Setup of job 3778:
Design riscv_core, start of the top module:
module riscv_core(
    input           sys_clk         ,
    input           sys_rst_n       ,
    output  reg     led_test        ,
    output          iram_cs         ,
    output  [11:0]  iram_addr       ,
    input   [31:0]  iram_rdata      ,
    output          dram_cs         ,
    output  [3:0]   dram_we         ,
    output  [11:0]  dram_addr       ,
    output  [31:0]  dram_wdata      ,
    input   [31:0]  dram_rdata      
);
reg     [31:0]  PC                          ;
wire    [31:0]  alu_add4_data               ; 
wire    [31:0]  pc_mux_data                 ;
wire    [31:0]  alu_imm_data                ;
wire    [31:0]  instruct_data               ;
wire    [31:0]  PC_line2_out                ;
wire    [31:0]  instruct_data_line2_out     ;
wire    [6:0]   instruct_op                 ;
wire    [2:0]   instruct_func3              ;
wire            ctrl_mux_sel                ;
wire            if_flush                    ;
wire            pc_mux_sel                  ;
wire            pc_stop                     ;
wire    [1:0]   imm_add_data0_sel           ;
wire    [1:0]   rd_data_sel                 ;
wire            rd_addr_sel                 ;
wire            reg_wr_imm                  ;
wire            reg_wr_wb                   ;
wire            mem2reg_sel                 ;
wire    [1:0]   exAlu_op                    ;
wire            mem_wr                      ;
wire            mem_rd                      ;
wire    [2:0]   mem_op                      ;
wire            exAlu_data1_sel             ;
wire            ctrl_mux_reg_wr             ;
wire            ctrl_mux_mem2reg_sel        ;
wire    [1:0]   ctrl_mux_exAlu_op           ;
wire            ctrl_mux_mem_wr             ;
wire            ctrl_mux_mem_rd             ;
wire    [2:0]   ctrl_mux_mem_op             ;
wire            ctrl_mux_exAlu_data1_sel    ;
wire    [4:0]   rs_reg1_addr                ;  
wire    [4:0]   rs_reg2_addr                ;  
  ...
clock: 5.51 ns
lec_check: 0
cap_margin: 20
cell_pad_in_sites_detail_placement: 0
cell_pad_in_sites_global_placement: 2
core_margin: 2
core_utilization: 61
cts_cluster_diameter: 362
cts_cluster_size: 48
gpl_routability_driven: 1
slew_margin: 20
run.sh (not shown) runs the stock make flow with config.mk's settings and CLKGATE_MAP_FILE=.
Job 3778: it failed during global placement without I/O, and the tool reported GPL-0301.
Inputs modified between job 3778 and job 7527:
Settings: removing CTS_CLUSTER_DIAMETER (formerly 362); changing CORE_UTILIZATION from 61 to 72; setting MIN_ROUTING_LAYER to met1 for the first time; setting SETUP_SLACK_MARGIN to 1.94 for the first time; removing CTS_CLUSTER_SIZE (formerly 48); changing CAP_MARGIN from 20 to 10; setting TNS_END_PERCENT to 15 for the first time; changing CELL_PAD_IN_SITES_GLOBAL_PLACEMENT from 2 to 0; changing the clock period (ns, I/O delays scaled along) from 5.51 to 9.87.
Findings:
FAIL job 7527 @ global routing: tool exited with error
Stage in which a tool error killed job 3778: global placement without I/O.
Reported for job 3778 and job 7527, synthesized area turned out identical to the last digit.
Average cell area after synthesis: job 3778 vs job 7527, no meaningful difference
Per the comparison of job 7527 with job 3778, row count shows a reduction of 10, yosys stat chip area shows no meaningful change, count of mapped cells out of synthesis level.
Job 7527 — height of the chip 7.9% lower, job 3778 as reference
When job 7527 is set beside job 3778, its x dimension of the die turns out to be 7.9% smaller.
Job 7527 ended up with a higher starting utilization of the core area than job 3778 did.
Area of the core improves in job 7527 relative to job 3778.
Comparing job 7527 against job 3778, there is no change at all in synthesized netlist net count.
Job 7527 — chip footprint 15% lower, job 3778 as reference
## Diff of input files: job 2786 against job 7527
Settings: TNS_END_PERCENT no longer set, was 15; SETUP_SLACK_MARGIN now 1.03, was 1.94; CAP_MARGIN now 20, was 10; CTS_CLUSTER_SIZE now 55, previously not set; CTS_CLUSTER_DIAMETER now 348, previously not set; PLACE_DENSITY now 0.45, previously not set; MIN_ROUTING_LAYER no longer set, was met1; CORE_ASPECT_RATIO now 0.5, previously not set; ABC_AREA now 1, previously not set; the clock period (ns, I/O delays scaled along) now 3.48, was 9.87.
--- outcome ---
Job 2786: DPL-0033 in clock tree synthesis -> run aborted. Relative to job 7527, aoi/oai-family share of the synthesized area decreased by 8.9 points in job 2786. Sort job 2786 and job 7527 by sequential-to-total area share from yosys stat asc -> top: job 2786. Job 7527 → job 2786: synthesized cell count has increased; die area saw an increase; horizontal die size went up by 45%; adder-cell share of the synthesized area shows no meaningful change; area of the mapped netlist went up 5.3%.
Relative to job 2786, the following input files were edited for job 4778:
Settings: swapping 20 for 10 in CAP_MARGIN; putting TNS_END_PERCENT at 100 where nothing was set; clearing CTS_CLUSTER_DIAMETER, which used to be 348; clearing CTS_CLUSTER_SIZE, which used to be 55; swapping 1.03 for 1.94 in SETUP_SLACK_MARGIN; clearing PLACE_DENSITY, which used to be 0.45; putting MIN_ROUTING_LAYER at met1 where nothing was set; clearing CORE_ASPECT_RATIO, which used to be 0.5; swapping 3.48 for 6.68 in the clock period (ns, I/O delays scaled along).
Findings:
- FAIL job 4778 @ global routing: tool exited with error
- From job 2786 to job 4778 the numbers moved as follows: final weighted congestion of routability-driven global placement -about 5%, number of instances in the placed design decreased by 1630 relative to the old numbers.
- Yosys stat chip area delta (job 4778 -> job 2786): insignificant
- Taking job 2786 as the reference, in job 4778 xor/xnor share of the synthesized area about even; detailed placer's ending HPWL dropped about 15%; initial core utilization barely changed.
- Job 4778 and job 2786 ended up with roughly the same die area.
- Job 4778 against job 2786: die span in y went up; synthesized instance count barely changed.
Edits applied to the flow inputs when going from job 4778 to job 6836:
Settings: changing TNS_END_PERCENT from 100 to 15; changing CORE_UTILIZATION from 72 to 49; changing CELL_PAD_IN_SITES_GLOBAL_PLACEMENT from 0 to 1; removing ABC_AREA (formerly 1); changing the clock period (ns, I/O delays scaled along) from 6.68 to 8.04.
==> results <==
Job 6836 finished every step from synthesis to the final layout, and the layout passed the timing, design-rule and antenna checks.
Diff job 4778 and job 6836: synthesized area higher in job 4778
From job 4778 to job 6836 the numbers moved as follows: instance area at placement went down by 2100 µm²; number of instances in the synthesized netlist down 22%.
--- input diff job 6836..job 3493 ---
Settings: putting PLACE_DENSITY at 0.45 where nothing was set; clearing SETUP_SLACK_MARGIN, which used to be 1.94; swapping 49 for 18 in CORE_UTILIZATION; clearing TNS_END_PERCENT, which used to be 15; swapping 0 for 1 in CELL_PAD_IN_SITES_DETAIL_PLACEMENT; clearing MIN_ROUTING_LAYER, which used to be met1; swapping 10 for 20 in CAP_MARGIN; swapping 8.04 for 7.76 in the clock period (ns, I/O delays scaled along).
Results
The hold slack of job 3493 is higher than that of job 6836. Run comparison: job 3493 launching element of the worst setup path u_ex_mem.alu_ex_result_line_out[13]; job 6836 launching element of the worst setup path dram_rdata[15]. Summary of job 3493 over job 6836: number of signal-net buffers in the layout shows an increase of 13%; final weighted congestion in routability-driven placement shows a reduction of about 9%; depth of the most critical reg-to-reg path shows a reduction of 1; area of the core shows an increase of 170%. In the flow results for job 6836 and job 3493, the switching power is smaller on job 6836. Job 3493 ends up with a utilization that is 35 points lower than in job 6836. Job 3493 consumes more power than job 6836 does. What job 3493 reported for wire length on met2 has to be multiplied by 0.75 to get the figure for job 6836. Between job 6836 and job 3493, wire length of the first global-routing pass increased.
Power figures rest on the tool's default switching activity, not on a simulated workload.
